Design exponent_multiplier, start of the top module:
module exponent_multiplier (
    i_clk, i_rst_n,
    i_load, i_start, i_select,
    i_A, i_B,
    o_done, led_select, o_P,
	seg_i_A_ten, seg_i_A_unit, 
	seg_i_B_ten, seg_i_B_unit, 
	seg_o_P_thousand, seg_o_P_hundred, seg_o_P_ten, seg_o_P_unit
);
make LEC_CHECK=0 ABC_AREA=1 CAP_MARGIN=20 CORE_MARGIN=2 CORE_UTILIZATION=71 PLACE_DENSITY=0.6 SLEW_MARGIN=20 finish   # period 60.3 ns
run.sh (not shown) runs the stock make flow with config.mk's settings and CLKGATE_MAP_FILE=.
Next try:
--- a/flow/config.mk
+++ b/flow/config.mk
@@ -7,7 +7,5 @@
 export LEC_CHECK = 0
-export ABC_AREA = 1
 export CAP_MARGIN = 20
 export CORE_MARGIN = 2
-export CORE_UTILIZATION = 71
-export PLACE_DENSITY = 0.6
+export CORE_UTILIZATION = 58
 export SLEW_MARGIN = 20
==> flow/constraint.sdc (replaced) <==
create_clock -name core_clock -period 29.1 [get_ports {i_clk}]
set_input_delay 5.8200 -clock core_clock [delete_from_list [all_inputs] [get_ports {i_clk}]]
set_output_delay 5.8200 -clock core_clock [all_outputs]
set_load 0.01 [all_outputs]
Outcome:
- With this change the flow reached the layout checks and failed them: setup timing
- global-route usage grows by 8.4 points
- hold slack gains 0.027 ns
- wire length went up by well over a third
- utilization climbs by 14 points
- final area went up by well over a third
- clock skew went up by 0.0053 ns
- count of clock-buffer cells in the layout is lower by 1

========
Starting RTL as in the previous note.
clock: 47.8 ns
lec_check: 0
abc_area: 1
cap_margin: 10
core_aspect_ratio: 1.45
core_margin: 2
core_utilization: 70
cts_cluster_diameter: 218
cts_cluster_size: 78
max_routing_layer: met4
min_routing_layer: met1
setup_slack_margin: 1.01
slew_margin: 20
tns_end_percent: 25
The baseline ended with an error in 5_1_grt.
Next try:
- CORE_UTILIZATION: 70 -> 58
- CTS_CLUSTER_DIAMETER: 218 -> default
- CTS_CLUSTER_SIZE: 78 -> default
- MAX_ROUTING_LAYER: met4 -> default
- SETUP_SLACK_MARGIN: 1.01 -> 5.0
The new run finished but failed the layout checks on setup timing. Die area went up by 20%. Synthesized area stays the same. Synthesized cell count is unchanged.
Next try:
- CORE_UTILIZATION: 58 -> 70
- CTS_CLUSTER_DIAMETER: default -> 207
- CTS_CLUSTER_SIZE: default -> 22
- MAX_ROUTING_LAYER: default -> met4
- SETUP_SLACK_MARGIN: 5.0 -> 1.01
After rerunning: The new run ended with an error in 5_1_grt. Synthesized area stays the same. Synthesized cell count does not change. Die area fell by 17%.
Next try:
- ABC_AREA: 1 -> default
- CAP_MARGIN: 10 -> 5
- CORE_UTILIZATION: 70 -> 72
- CTS_CLUSTER_DIAMETER: 207 -> default
- CTS_CLUSTER_SIZE: 22 -> 90
- MAX_ROUTING_LAYER: met4 -> default
- PLACE_DENSITY: default -> 0.63
- SETUP_SLACK_MARGIN: 1.01 -> 0.3
- clock period: 47.8 -> 49.6 ns (I/O delays scaled with it)
=>
- The new run ran to the end with no violations
- die size came out lower by about 3.6%
- synthesized area went down by about 0.9%
- synthesized cell count shrinks by 20%
Next try:
- CAP_MARGIN: 5 -> 20
- CORE_ASPECT_RATIO: 1.45 -> default
- CORE_UTILIZATION: 72 -> 40
- CTS_CLUSTER_SIZE: 90 -> default
- MIN_ROUTING_LAYER: met1 -> default
- PLACE_DENSITY: 0.63 -> 0.6
- SETUP_SLACK_MARGIN: 0.3 -> default
- TNS_END_PERCENT: 25 -> default
- clock period: 49.6 -> 48.9 ns (I/O delays scaled with it)
The new run finished with timing, DRC and antenna clean; wire length came out lower by 1.9%; via count came out lower by 4.9%; final area came out higher by 2.1%; global-route usage came out lower by 23 points; clock skew came out higher by 0.0066 ns; count of clock-buffer cells in the layout does not change; synthesized area does not change; critical path depth came out lower by 2.
Next try:
- CORE_UTILIZATION: 40 -> 65
- PLACE_DENSITY: 0.6 -> default
- TNS_END_PERCENT: default -> 5
- clock period: 48.9 -> 40.9 ns (I/O delays scaled with it)
Outcome:
- The changed run finished but fails on capacitance limit, slew limit, setup timing
- final cell count went up by about 6.5%
- final area goes up by about 20%
- non-clock buffer count came out higher by 972
- first-iteration DRC count came out higher by about 90%
- clock skew drops by 0.011 ns
- worst setup slack gets worse by 3.8 ns
- synthesized area stays the same
- wire length climbs by about 17%
- global-route usage is higher by 17 points

========
Setup of build 62:
Starting RTL as in the previous note.
make LEC_CHECK=0 ABC_AREA=1 CAP_MARGIN=20 CORE_MARGIN=2 CORE_UTILIZATION=72 CTS_CLUSTER_DIAMETER=282 CTS_CLUSTER_SIZE=10 PLACE_DENSITY=0.38 SETUP_SLACK_MARGIN=2.54 SLEW_MARGIN=20 finish   # period 12.3 ns
Build 62 never completed, since it errored out during 3_5_place_dp.
Setup changes, build 62 to build 91
==> flow/config.mk <==
export PLATFORM = sky130hd
export DESIGN_NAME = exponent_multiplier
export DESIGN_NICKNAME = exponent_multiplier
export VERILOG_FILES = /design/flow/design.v
export SDC_FILE = /design/flow/constraint.sdc
export NUM_CORES = 4
export LEC_CHECK = 0
export CAP_MARGIN = 20
export CORE_MARGIN = 2
export CORE_UTILIZATION = 40
export PLACE_DENSITY = 0.6
export SLEW_MARGIN = 20
==> flow/constraint.sdc <==
create_clock -name core_clock -period 50.0 [get_ports {i_clk}]
set_input_delay 10.0000 -clock core_clock [delete_from_list [all_inputs] [get_ports {i_clk}]]
set_output_delay 10.0000 -clock core_clock [all_outputs]
set_load 0.01 [all_outputs]
## What came out
Build 91 finished end to end and its layout was clean on timing, DRC and antenna. In the metrics for build 91 and build 62, the one carrying the higher fraction of synthesized cell area in xor and xnor cells is build 91. Share of synthesized registers carrying an async set or reset: build 91 vs build 62 identical. Die size: build 91 exceeds build 62. The run showing the greater core outline area is build 91. Delta (build 91 minus build 62): area of the mapped netlist decreased by 0.87% relative to the old numbers, site row count picked up an extra 30. Summary of build 91 over build 62: area of the synthesized netlist per yosys stat decreased by about 0.9% relative to the old numbers; post-synthesis simple-gate area fraction lower; post-synthesis cell type count now larger.
Modified inputs, build 46 compared to build 91
-- flow/config.mk --
<<< build 91, line 6
export NUM_CORES = 4
export LEC_CHECK = 0
export CAP_MARGIN = 20
export CORE_MARGIN = 2
export CORE_UTILIZATION = 40
export PLACE_DENSITY = 0.6
export SLEW_MARGIN = 20
>>> build 46, line 6
export NUM_CORES = 4
export LEC_CHECK = 0
export ABC_AREA = 1
export CAP_MARGIN = 20
export CELL_PAD_IN_SITES_GLOBAL_PLACEMENT = 3
export CORE_ASPECT_RATIO = 0.63
export CORE_MARGIN = 2
export CORE_UTILIZATION = 40
export CTS_CLUSTER_DIAMETER = 232
export MIN_ROUTING_LAYER = met1
export PLACE_DENSITY = 0.6
export SLEW_MARGIN = 20
Results
Build 46 got as far as 3_1_place_gp_skip_io, where a tool error ended the run.
On post-synthesis area per instance, the higher figure sits with build 91, not build 46.
In build 46 the placement row count turned out 24 lower than in build 91.
Against build 91, number of cells produced by synthesis in build 46 rose by more than 10%.
Between build 46 and build 91, the parity-gate share of the synthesized area counting xor and xnor cells is lower for build 46.
Build 46 falls short of build 91 in area after synthesis.
Summary — unique cell type count in the Yosys netlist, build 46 relative to build 91: lower, by 38%.
Die area: build 46 > build 91
Compared with build 91, yosys-reported design area after synthesis in build 46 increased slightly.
Area share of and/or/nand/nor cells after synthesis was higher in build 46 than in build 91.
[build 46] share of synthesized cell area in full adder, half adder and majority cells fell 1.1 points relative to build 91
